run 1:
## mat_mul
module mat_mul #
	(
        parameter integer DIM_LOG = 2,     
        parameter integer DIM = 2**DIM_LOG,
        parameter integer SIZE = DIM*DIM,
        parameter integer SIZE_LOG = 2*DIM_LOG,
        parameter integer DATA_WIDTH = 32
    )
    (
		input wire  s00_axi_aclk,
		input wire  s00_axi_aresetn,
		output wire  s00_axis_tready,
		input wire [DATA_WIDTH-1 : 0] s00_axis_tdata,
		input wire  s00_axis_tlast,
        input wire  s00_axis_tvalid,
		output wire  m00_axis_tvalid,
        output wire [DATA_WIDTH-1 : 0] m00_axis_tdata,
        output wire [(DATA_WIDTH/8)-1 : 0] m00_axis_tstrb,
        output wire  m00_axis_tlast,
        input wire  m00_axis_tready,
        input wire sel, 
        input wire start
    );
Size: about 4400 cells after synthesis, about 1700 flip-flops, ~0.080 mm^2 of cells after synthesis.
Settings: LEC_CHECK=0, CAP_MARGIN=25, CELL_PAD_IN_SITES_DETAIL_PLACEMENT=1, CORE_ASPECT_RATIO=1.49, CORE_MARGIN=5, CORE_UTILIZATION=64, CTS_CLUSTER_SIZE=84, MAX_ROUTING_LAYER=met5, PLACE_DENSITY_LB_ADDON=0.1, SETUP_SLACK_MARGIN=1.8, SLEW_MARGIN=15; clock period 13.2 ns.
run.sh (not shown) runs the stock make flow with config.mk's settings and CLKGATE_MAP_FILE=.
[inputs] run 2 vs run 1
Settings: CORE_ASPECT_RATIO: 1.49 -> unset; PLACE_DENSITY: unset -> 0.6; PLACE_DENSITY_LB_ADDON: 0.1 -> unset; CAP_MARGIN: 25 -> 20; MAX_ROUTING_LAYER: met5 -> unset; CTS_CLUSTER_SIZE: 84 -> unset; CORE_MARGIN: 5 -> 2; SLEW_MARGIN: 15 -> 0; CORE_UTILIZATION: 64 -> 26; SETUP_SLACK_MARGIN: 1.8 -> unset; the clock period (ns, I/O delays scaled along): 13.2 -> 10.0.
### Flow results
- Per the comparison of run 2 with run 1, worst path buffer plus inverter count increased by 1 relative to the old numbers, met2 track demand over resource decreased by 40 points relative to the old numbers.
- Sequential share of the synthesized area: run 2 vs run 1 identical
- Diff run 1 -> run 2: final routed wire length divided by cell count went down, aggregate routed wire length fell by about 15%.
## Diff of input files: run 3 against run 2
Settings: SETUP_SLACK_MARGIN now -0.44, previously not set; CORE_UTILIZATION now 72, was 26; PLACE_DENSITY no longer set, was 0.6; CELL_PAD_IN_SITES_DETAIL_PLACEMENT no longer set, was 1; SLEW_MARGIN now 20, was 0; CTS_CLUSTER_SIZE now 43, previously not set; the clock period (ns, I/O delays scaled along) now 6.41, was 10.0.
## What came out
- The flow for run 3 finished, though final verification flagged setup timing.
- Run 2 has lower number of ordinary and repair buffers in the finished layout than run 3.
- Run 3 packs its core tighter than run 2.
- [compare] base=run 2 new=run 3: area share of buffers outside the clock network went up; maximum frequency went up; final wirelength went up.
- Fraction of met2 tracks used by global routing is lower on run 2
- Cell area | run 3 vs run 2 | run 3 smaller
- Setup TNS is lower on run 3

---

mat_mul again, from the RTL that the note above started with.
Settings: LEC_CHECK=0, ABC_AREA=1, CAP_MARGIN=20, CORE_MARGIN=2, CORE_UTILIZATION=72, CTS_CLUSTER_DIAMETER=400, CTS_CLUSTER_SIZE=10, HOLD_SLACK_MARGIN=0.29, PLACE_DENSITY=0.6, SLEW_MARGIN=20; clock period 5.2 ns.
The baseline finished with setup timing left.
Next try:
Settings changed: ABC_AREA 1 to unset, CORE_UTILIZATION 72 to 40, CTS_CLUSTER_DIAMETER 400 to unset, CTS_CLUSTER_SIZE 10 to unset, HOLD_SLACK_MARGIN 0.29 to unset.
Clock period 5.2 ns to 6.12 ns, I/O delays scaled along.
Result:
- The new run completed, yet does not pass: setup timing
- design area decreases slightly
- via count decreases by a quarter to a third
- routed wire length decreases by roughly a tenth
Next try:
Settings changed: CORE_UTILIZATION 40 to 69, CTS_CLUSTER_SIZE set to 40.
Clock period 6.12 ns to 6.5 ns, I/O delays scaled along.
After rerunning:
- The changed run reached the layout checks and failed them: setup timing
- final area came out lower by about 2%
- worst setup slack is better by 0.39 ns
- via count rose by about 7%
Next try:
Settings changed: CORE_UTILIZATION 69 to 24, CTS_CLUSTER_SIZE 40 to unset.
Clock period 6.5 ns to 9.07 ns, I/O delays scaled along.
What happened: This time the run went through all stages and came out clean. Maximum frequency came out lower by 15%. Via count came out lower by 7.5%. Routed wire length came out lower by about 8%. Area after synthesis is unchanged. Cell area came out higher by about 0.3%. Critical path depth came out higher by 1. Setup slack improves by 1.3 ns. Register-to-register slack improves by 1.3 ns.
Next try:
Settings changed: CORE_UTILIZATION 24 to 40.
Effect: Design area falls slightly. Worst setup slack improves by 0.012 ns. Fmax is about the same. Non-clock buffer count rises by 8. Global-route usage rises by 7.5 points. Synthesized cell count does not change. Via count falls slightly. Utilization rises by 18 points. First-iteration DRC count falls slightly.
Next try:
Settings changed: ABC_AREA set to 1, CORE_UTILIZATION 40 to 72, CTS_CLUSTER_DIAMETER set to 400.
Clock period 9.07 ns to 5.2 ns, I/O delays scaled along.
Result:
- The new run ran to the end with violations: setup timing
- design area rises by 5.2%
- via count rises by 41%
- die area falls by 42%
- sequential share of layout area falls by 2.7 points

---

Setup of north:
mat_mul again, from the RTL that the note above started with.
export LEC_CHECK = 0
export ABC_AREA = 1
export CAP_MARGIN = 20
export CORE_MARGIN = 2
export CORE_UTILIZATION = 72
export CTS_CLUSTER_DIAMETER = 396
export CTS_CLUSTER_SIZE = 23
export PLACE_DENSITY_LB_ADDON = 0.06
export SETUP_SLACK_MARGIN = 1.46
export SLEW_MARGIN = 20
create_clock -name core_clock -period 5.04 [get_ports {s00_axi_aclk}]
The final report for north shows a completed flow and a layout that fails verification, specifically negative setup slack.
> inputs changed (north -> south)
# north
export LEC_CHECK = 0
export ABC_AREA = 1
export CAP_MARGIN = 20
export CORE_MARGIN = 2
export CORE_UTILIZATION = 72
export CTS_CLUSTER_DIAMETER = 396
export CTS_CLUSTER_SIZE = 23
export PLACE_DENSITY_LB_ADDON = 0.06
export SETUP_SLACK_MARGIN = 1.46
export SLEW_MARGIN = 20
create_clock -name core_clock -period 5.04 [get_ports {s00_axi_aclk}]
# south
export LEC_CHECK = 0
export ABC_AREA = 1
export CAP_MARGIN = 20
export CORE_MARGIN = 2
export CORE_UTILIZATION = 72
export CTS_CLUSTER_SIZE = 23
export PLACE_DENSITY_LB_ADDON = 0.06
export SLEW_MARGIN = 20
create_clock -name core_clock -period 5.04 [get_ports {s00_axi_aclk}]
==> comparison <==
Nothing crashed in south and all stages finished; the problem is that the final layout failed, the offending checks being negative setup slack. Of south and north, it is south that has the lower share of final layout cell area taken by non-clock buffers. First-pass GRT wire length (south over north): increase, about 3%. south ended with more total clock buffers created by CTS than north.
Inputs modified between south and east:
# south
export LEC_CHECK = 0
export ABC_AREA = 1
export CAP_MARGIN = 20
export CORE_MARGIN = 2
export CORE_UTILIZATION = 72
export CTS_CLUSTER_SIZE = 23
export PLACE_DENSITY_LB_ADDON = 0.06
export SLEW_MARGIN = 20
create_clock -name core_clock -period 5.04 [get_ports {s00_axi_aclk}]
# east
export LEC_CHECK = 0
export ABC_AREA = 0
export CAP_MARGIN = 0
export CELL_PAD_IN_SITES_DETAIL_PLACEMENT = 0
export CELL_PAD_IN_SITES_GLOBAL_PLACEMENT = 0
export CORE_MARGIN = 2
export CORE_UTILIZATION = 72
export CTS_CLUSTER_SIZE = 31
export MAX_ROUTING_LAYER = met5
export PLACE_DENSITY = 0.41
export SETUP_SLACK_MARGIN = 0.54
export SLEW_MARGIN = 20
create_clock -name core_clock -period 5.04 [get_ports {s00_axi_aclk}]
NOTE width of the die south->east decreased slightly. Master of the slowest instance on the critical path = sky130_fd_sc_hd__o21ai_1: east; master of the slowest instance on the critical path = sky130_fd_sc_hd__fa_1: south. Longest individual stage delay on the worst path for east is higher than for south. east: maximum clock frequency lower than south. Number of hold-repair buffers added at the cts stage: south vs east, no meaningful difference. Status east: flow complete, layout not clean - negative setup slack. In east the arrival time reported for the critical path endpoint turned out 0.77 ns higher than in south.
Setup changes, east to west
# east
export LEC_CHECK = 0
export ABC_AREA = 0
export CAP_MARGIN = 0
export CELL_PAD_IN_SITES_DETAIL_PLACEMENT = 0
export CELL_PAD_IN_SITES_GLOBAL_PLACEMENT = 0
export CORE_MARGIN = 2
export CORE_UTILIZATION = 72
export CTS_CLUSTER_SIZE = 31
export MAX_ROUTING_LAYER = met5
export PLACE_DENSITY = 0.41
export SETUP_SLACK_MARGIN = 0.54
export SLEW_MARGIN = 20
create_clock -name core_clock -period 5.04 [get_ports {s00_axi_aclk}]
# west
export LEC_CHECK = 0
export CAP_MARGIN = 20
export CELL_PAD_IN_SITES_DETAIL_PLACEMENT = 0
export CELL_PAD_IN_SITES_GLOBAL_PLACEMENT = 0
export CORE_MARGIN = 2
export CORE_UTILIZATION = 70
export CTS_CLUSTER_SIZE = 47
export MAX_ROUTING_LAYER = met5
export SETUP_SLACK_MARGIN = 0.54
export SLEW_MARGIN = 20
create_clock -name core_clock -period 5.93 [get_ports {s00_axi_aclk}]
==> results <==
The runs compared here, west and east, all ended either early or with open violations.
Of west and east, it is west that has the higher total antenna diodes in the routed design.
west: fraction of the core area covered by cells at the end of the flow 1.5 points below east
In the metrics for west and east, the one carrying the higher critical path depth is west.
Area of all placed cells without fillers delta for west relative to east: about 1.2% higher
west vs. east: biggest cell delay along the critical path moved down; aggregate routed wire length moved up.

---

## P
mat_mul again, from the RTL that the note above started with.
Settings: LEC_CHECK=0, ABC_AREA=0, CAP_MARGIN=20, CELL_PAD_IN_SITES_DETAIL_PLACEMENT=0, CELL_PAD_IN_SITES_GLOBAL_PLACEMENT=0, CORE_MARGIN=2, CORE_UTILIZATION=72, CTS_CLUSTER_SIZE=31, MAX_ROUTING_LAYER=met5, PLACE_DENSITY=0.95, SETUP_SLACK_MARGIN=0.54, SLEW_MARGIN=20; clock period 5.04 ns.
Seen in the log of P: GRT-0116 during 5_1_grt, after which the run never completed.
#### Input delta (Q over P)
Settings: swapping 0.54 for 1.49 in SETUP_SLACK_MARGIN; swapping 31 for 47 in CTS_CLUSTER_SIZE; clearing ABC_AREA, which used to be 0; clearing PLACE_DENSITY, which used to be 0.95; swapping 5.04 for 5.14 in the clock period (ns, I/O delays scaled along).
Results
- Nothing crashed in Q and all stages finished; the problem is that the final layout failed, the offending checks being setup timing.
- Looking at placed wire-length estimate across P and Q, the one that comes out higher is P.
- P -> Q: count of placed standard cells including taps flat
- From P to Q the numbers moved as follows: yosys synthesis chip area stayed essentially flat; post-synthesis instance area stayed essentially flat; multiplexer fraction of the synthesized cell area stayed essentially flat; global placement routability congestion fell by 4.7%.
- Summary of Q over P: post-cts resize count down 118; count of input and output buffers flat; number of buffers inserted by post-CTS setup repair down 63%.
- Q vs. P: pre-CTS setup slack went up by 0.66 ns.
--- input diff Q..R ---
Settings: SETUP_SLACK_MARGIN no longer set, was 1.49; CELL_PAD_IN_SITES_DETAIL_PLACEMENT no longer set, was 0; CTS_CLUSTER_SIZE no longer set, was 47; MAX_ROUTING_LAYER no longer set, was met5; CORE_UTILIZATION now 58, was 72; CELL_PAD_IN_SITES_GLOBAL_PLACEMENT no longer set, was 0; the clock period (ns, I/O delays scaled along) now 5.43, was 5.14.
==> results <==
Q ran in full, but the layout does not pass; the checks complain about setup timing.
R: flow complete, layout not clean; failing: setup timing
Changes observed in R relative to Q: width of the chip picked up an extra about 11%; non-clock buffer count increased 3.7%; buffering stage count on the worst path with inverters included held steady.
Post-layout minimum cycle time (higher): Q
For S, these inputs were changed with respect to R:
Settings: CTS_CLUSTER_SIZE newly set to 23; CORE_UTILIZATION changed from 58 to 72; the clock period (ns, I/O delays scaled along) changed from 5.43 to 6.95.
--- outcome ---
- The final report for S shows a completed flow and a layout that fails verification, specifically setup timing.
- Of R and S, S shows the lower signed area change from the synthesized netlist to the final layout, with R above it.
- Compared with R, in S worst setup slack has increased; non-clock buffer total of the final layout has decreased; synthesized netlist cell count has remained practically unchanged; share of the clock period used by the worst path after layout has decreased.
- [compare] base=R new=S: post-cts repair resize count fell 39, worst slew slack as a fraction of its limit fell 7.1 points.

---

== exp/willow ==
Starting RTL as in the previous note.
Design mat_mul, start of the top module:
module mat_mul #
	(
        parameter integer DIM_LOG = 2,     
        parameter integer DIM = 2**DIM_LOG,
        parameter integer SIZE = DIM*DIM,
        parameter integer SIZE_LOG = 2*DIM_LOG,
        parameter integer DATA_WIDTH = 32
    )
    (
		input wire  s00_axi_aclk,
		input wire  s00_axi_aresetn,
		output wire  s00_axis_tready,
		input wire [DATA_WIDTH-1 : 0] s00_axis_tdata,
		input wire  s00_axis_tlast,
        input wire  s00_axis_tvalid,
		output wire  m00_axis_tvalid,
        output wire [DATA_WIDTH-1 : 0] m00_axis_tdata,
        output wire [(DATA_WIDTH/8)-1 : 0] m00_axis_tstrb,
        output wire  m00_axis_tlast,
        input wire  m00_axis_tready,
        input wire sel, 
        input wire start
    );
	reg busy;               
	reg item_done;          
	reg matrix_done;        
	reg start_transfer;     
	reg transfer;           
	reg last_transfer;      
	reg mac_enable;         
    reg [DATA_WIDTH-1 : 0] mem_A [0 : SIZE-1];  
    reg [DATA_WIDTH-1 : 0] mem_B [0 : SIZE-1];  
    reg [DATA_WIDTH-1 : 0] mem_R [0 : SIZE-1];  
    reg [DATA_WIDTH-1 : 0] mat_A;    
    reg [DATA_WIDTH-1 : 0] mat_B;    
    reg [DATA_WIDTH-1 : 0] mat_R;    
    reg [SIZE_LOG-1 : 0] addr_stream_in;     
    reg [SIZE_LOG-1 : 0] addr_stream_out;    
    wire [SIZE_LOG-1 : 0] addr_A;    
    wire [SIZE_LOG-1 : 0] addr_B;    
    reg [SIZE_LOG-1 : 0] addr_R;     
    reg [DIM_LOG-1 : 0] row_cnt;     
    reg [DIM_LOG-1 : 0] col_cnt;     
    reg [DIM_LOG-1 : 0] tmp_cnt;     
    wire [DATA_WIDTH-1 : 0] mad;     
    reg [DATA_WIDTH-1 : 0] mac;      
    assign s00_axis_tready = !busy  && s00_axis_tvalid ;  
    always @ (posedge s00_axi_aclk) begin
        if (!s00_axi_aresetn || s00_axis_tlast)
            addr_stream_in <= 0;
        else if (s00_axis_tready)  
            addr_stream_in <= addr_stream_in+1 ;  
    end
  ...
make LEC_CHECK=0 ABC_AREA=1 CAP_MARGIN=5 CELL_PAD_IN_SITES_DETAIL_PLACEMENT=0 CELL_PAD_IN_SITES_GLOBAL_PLACEMENT=0 CORE_ASPECT_RATIO=0.57 CORE_MARGIN=9 CORE_UTILIZATION=25 CTS_CLUSTER_SIZE=31 GPL_ROUTABILITY_DRIVEN=1 MAX_ROUTING_LAYER=met5 MIN_ROUTING_LAYER=met1 SETUP_SLACK_MARGIN=-0.4 SLEW_MARGIN=20 TNS_END_PERCENT=95 finish   # period 6.35 ns
No crash in exp/willow: every stage finished, but the layout fails its final checks due to setup timing.
Changes in exp/zinc relative to exp/willow:
- TNS_END_PERCENT removed (was 95)
- MIN_ROUTING_LAYER removed (was met1)
- SETUP_SLACK_MARGIN changed from -0.4 to 0.54
- CORE_MARGIN changed from 9 to 2
- CELL_PAD_IN_SITES_GLOBAL_PLACEMENT changed from 0 to 1
- GPL_ROUTABILITY_DRIVEN changed from 1 to 0
- ABC_AREA removed (was 1)
- CAP_MARGIN changed from 5 to 20
- CORE_ASPECT_RATIO changed from 0.57 to 1.35
- the clock period (ns, I/O delays scaled along) changed from 6.35 to 5.31
--- outcome ---
STATUS run=exp/zinc STAGES=ALL_DONE FINAL_CHECKS=FAILED CAUSE=antenna rules, setup timing
| layout buffering overhead excluding clock cells | exp/zinc vs exp/willow | ≈ equal |
Via total after detailed routing (exp/zinc over exp/willow): decrease, about 26%
Going from exp/willow to exp/zinc, insertion delay to the later sink of the worst-skew pair went down by 0.03 ns; routing usage on met3 down 1.7 points; number of post-CTS setup repair buffers has decreased; setup slack of the critical path after layout lost 1.32 ns; number of well taps lower.
## Diff of input files: exp/indigo against exp/zinc
- a deleted CELL_PAD_IN_SITES_DETAIL_PLACEMENT that had been 0
- a deleted CTS_CLUSTER_SIZE that had been 31
- a deleted CELL_PAD_IN_SITES_GLOBAL_PLACEMENT that had been 1
- a deleted SETUP_SLACK_MARGIN that had been 0.54
- a deleted CORE_ASPECT_RATIO that had been 1.35
- a deleted MAX_ROUTING_LAYER that had been met5
- a change of CORE_UTILIZATION from 25 to 9
- a deleted GPL_ROUTABILITY_DRIVEN that had been 0
- an added PLACE_DENSITY of 0.6
- a change of the clock period (ns, I/O delays scaled along) from 5.31 to 15.7
## What came out
Of exp/zinc and exp/indigo, only exp/indigo finishes the flow clean.
Although it ran to completion, exp/zinc produced a layout that fails the final checks because of antenna rules, setup timing.
Diff exp/zinc -> exp/indigo: total via count in the routed design fell 704; die size now sits higher; detailed-route vias per instance has decreased; total setup buffers inserted after CTS fell 38.
Number of fillers in the final layout (lower): exp/zinc
| sequential share of layout area | exp/indigo vs exp/zinc | 2.1 points lower |
